==> flow/design.v (excerpt) <==
module battleship(
input wire clk,
input wire rst,  
input wire ARDUINO_A0,    
input wire ARDUINO_A1,    
input wire ARDUINO_A2,    
input wire ARDUINO_A3,    
output reg ARDUINO_IO0,   
output reg ARDUINO_IO1,   
output reg ARDUINO_IO2,   
output reg ARDUINO_IO6,   
output reg ARDUINO_IO7,   
output reg ARDUINO_IO8,   
output reg ARDUINO_IO9,   
output reg ARDUINO_IO10,  
output reg ARDUINO_IO11,  
output reg ARDUINO_A4,  
output reg ARDUINO_A5,  
output reg PMOD1_D0_P,  
output reg PMOD1_D0_N,  
output reg PMOD1_D1_P,  
output reg PMOD1_D1_N,  
output reg PMOD1_D2_P,  
output reg PMOD1_D2_N,  
output reg PMOD2_D0_P,  
output reg PMOD2_D0_N,  
output reg PMOD2_D1_P,  
output reg PMOD2_D2_P,  
output reg PMOD2_D2_N,  
output reg PMOD2_D3_P,  
output reg ARDUINO_IO3,   
output reg ARDUINO_IO4,   
output reg ARDUINO_IO5    
);
Size in the first run: ~1,200 cells after synthesis, about 32 I/O pins.
export LEC_CHECK = 0
export CAP_MARGIN = 0
export CORE_MARGIN = 2
export CORE_UTILIZATION = 68
export CTS_CLUSTER_DIAMETER = 393
export CTS_CLUSTER_SIZE = 36
export MAX_ROUTING_LAYER = met4
export MIN_ROUTING_LAYER = met1
export SETUP_SLACK_MARGIN = 1.01
export SLEW_MARGIN = 20
create_clock -name core_clock -period 3.41 [get_ports {clk}]
run.sh (not shown) runs the stock make flow with config.mk's settings and CLKGATE_MAP_FILE=.
The first run finished but failed the layout checks on negative setup slack.
==> next run, changes <==
--- a/flow/config.mk
+++ b/flow/config.mk
@@ -10,3 +10,3 @@
 export CORE_UTILIZATION = 68
-export CTS_CLUSTER_DIAMETER = 393
+export CTS_CLUSTER_DIAMETER = 63
 export CTS_CLUSTER_SIZE = 36
@@ -14,3 +14,3 @@
 export MIN_ROUTING_LAYER = met1
-export SETUP_SLACK_MARGIN = 1.01
+export SETUP_SLACK_MARGIN = 1.26
 export SLEW_MARGIN = 20
==> flow/constraint.sdc (replaced) <==
create_clock -name core_clock -period 4.6 [get_ports {clk}]
set_input_delay 0.9200 -clock core_clock [delete_from_list [all_inputs] [get_ports {clk}]]
set_output_delay 0.9200 -clock core_clock [all_outputs]
set_load 0.01 [all_outputs]
With this change the flow ran to the end with no violations.
Worst hold slack stays flat.
Setup slack gets better by 1.4 ns.
Design area went down by 14%.
First-iteration DRC count went down by about 60%.
Cell count went down by 6.2%.
Non-clock buffer count went down by 89.
Clock-buffer cell count went up by 3.
==> next run, changes <==
--- a/flow/config.mk
+++ b/flow/config.mk
@@ -9,4 +9,4 @@
 export CORE_MARGIN = 2
-export CORE_UTILIZATION = 68
-export CTS_CLUSTER_DIAMETER = 63
+export CORE_UTILIZATION = 72
+export CTS_CLUSTER_DIAMETER = 28
 export CTS_CLUSTER_SIZE = 36
@@ -15,2 +15,2 @@
 export SETUP_SLACK_MARGIN = 1.26
-export SLEW_MARGIN = 20
+export SLEW_MARGIN = 35
=> The new run ran to the end with no violations. Count of clock-buffer cells in the layout stays the same. Total power is higher by a few percent. Via count rises by a few percent. Setup slack is worse by 0.075 ns. Cell count stays the same. First-iteration DRC count goes up by a quarter to a third. Clock power went up by about a fifth. Global-route usage climbs by 3.1 points.
==> next run, changes <==
--- a/flow/config.mk
+++ b/flow/config.mk
@@ -7,10 +7,11 @@
 export LEC_CHECK = 0
+export ABC_AREA = 1
 export CAP_MARGIN = 0
+export CORE_ASPECT_RATIO = 0.82
 export CORE_MARGIN = 2
 export CORE_UTILIZATION = 72
-export CTS_CLUSTER_DIAMETER = 28
+export CTS_CLUSTER_DIAMETER = 361
 export CTS_CLUSTER_SIZE = 36
 export MAX_ROUTING_LAYER = met4
-export MIN_ROUTING_LAYER = met1
-export SETUP_SLACK_MARGIN = 1.26
-export SLEW_MARGIN = 35
+export PLACE_DENSITY = 0.41
+export SLEW_MARGIN = 20
==> flow/constraint.sdc (replaced) <==
create_clock -name core_clock -period 3.42 [get_ports {clk}]
set_input_delay 0.6840 -clock core_clock [delete_from_list [all_inputs] [get_ports {clk}]]
set_output_delay 0.6840 -clock core_clock [all_outputs]
set_load 0.01 [all_outputs]
The new run ran to the end with no violations.
Maximum frequency climbs by about a fifth.
Count of clock-buffer cells in the layout drops by 1.
Sequential power climbs by a quarter to a third.
Power climbs by well over a third.
Setup slack gets worse by 0.71 ns.
Global-route usage climbs by 2.9 points.
==> next run, changes <==
--- a/flow/config.mk
+++ b/flow/config.mk
@@ -7,11 +7,10 @@
 export LEC_CHECK = 0
-export ABC_AREA = 1
 export CAP_MARGIN = 0
-export CORE_ASPECT_RATIO = 0.82
 export CORE_MARGIN = 2
 export CORE_UTILIZATION = 72
-export CTS_CLUSTER_DIAMETER = 361
+export CTS_CLUSTER_DIAMETER = 398
 export CTS_CLUSTER_SIZE = 36
 export MAX_ROUTING_LAYER = met4
-export PLACE_DENSITY = 0.41
+export MIN_ROUTING_LAYER = met1
+export SETUP_SLACK_MARGIN = 1.38
 export SLEW_MARGIN = 20
==> flow/constraint.sdc (replaced) <==
create_clock -name core_clock -period 4.6 [get_ports {clk}]
set_input_delay 0.9200 -clock core_clock [delete_from_list [all_inputs] [get_ports {clk}]]
set_output_delay 0.9200 -clock core_clock [all_outputs]
set_load 0.01 [all_outputs]
Result: Critical path depth is lower by 1; sequential power is lower by 26%; via count is lower by 16%; setup slack is better by 0.74 ns; design area is lower by 4.8%; clock skew stays flat; synthesized area is lower by 7.1%; global-route usage is lower by 3.4 points.

## wip/indigo
battleship again, from the RTL that the note above started with.
clock: 5.85 ns
lec_check: 0
abc_area: 1
cap_margin: 40
cell_pad_in_sites_detail_placement: 2
core_margin: 6
core_utilization: 52
cts_cluster_diameter: 63
cts_cluster_size: 45
gpl_routability_driven: 0
gpl_timing_driven: 1
max_routing_layer: met4
min_routing_layer: met2
place_density_lb_addon: 0.24
setup_slack_margin: 1.55
slew_margin: 30
tns_end_percent: 50
FAIL wip/indigo @ detailed placement (3_5_place_dp): tool exited with error
[inputs] wip/harbor vs wip/indigo
Settings: SLEW_MARGIN: 30 -> 20; CORE_UTILIZATION: 52 -> 70; GPL_TIMING_DRIVEN: 1 -> unset; SETUP_SLACK_MARGIN: 1.55 -> unset; GPL_ROUTABILITY_DRIVEN: 0 -> unset; ABC_AREA: 1 -> unset; MIN_ROUTING_LAYER: met2 -> met1; CORE_MARGIN: 6 -> 2; TNS_END_PERCENT: 50 -> unset; CELL_PAD_IN_SITES_DETAIL_PLACEMENT: 2 -> unset; PLACE_DENSITY_LB_ADDON: 0.24 -> 0.03; CAP_MARGIN: 40 -> 20; the clock period (ns, I/O delays scaled along): 5.85 -> 2.99.
- | wip/harbor | all stages done | FAIL | negative setup slack |
- Looking at number of distinct library cells after synthesis, wip/harbor sits 25 above wip/indigo.
- Looking only at area fraction in compound gates, and setting everything else aside, the lower value of wip/harbor and wip/indigo goes to wip/indigo.
- NOTE synthesized area wip/indigo->wip/harbor decreased by a little under 10%
- Changes observed in wip/harbor relative to wip/indigo: die area dropped 0.0088 mm2; die outline height dropped 32 um; average size of a mapped cell climbed about 20%; instance count of the mapped netlist dropped 23%.
- Area of the synthesized netlist per yosys stat, wip/harbor vs wip/indigo: down by a little under 10%
- Sort wip/harbor and wip/indigo by parity-gate share of the synthesized area counting xor and xnor cells, ascending, and wip/indigo comes first.
#### Input delta (wip/raven over wip/harbor)
Settings: a change of the clock period (ns, I/O delays scaled along) from 2.99 to 3.02.
==> comparison <==
Layout checks on wip/raven: not met. Flow itself completed; violations: negative setup slack.
Between wip/raven and wip/harbor, the difference in number of I/O port buffers is negligible.
wip/harbor -> wip/raven: combinational power flat
Compared with wip/harbor, wip/raven shows total power that has gone down by a few percent.
Area fraction in full adders, half adders and majority gates: wip/harbor vs wip/raven identical
From wip/harbor to wip/raven the numbers moved as follows: combinational share of power neither gained nor lost much; number of sequential storage elements has remained practically unchanged.
Global-route usage, wip/raven and wip/harbor: smaller value in wip/harbor
Compare wip/raven and wip/harbor | worst hold slack across all endpoints higher: wip/raven
Re clock-buffer cell count: wip/raven is 3 down on wip/harbor.
Power is estimated from default activity; no workload was simulated.
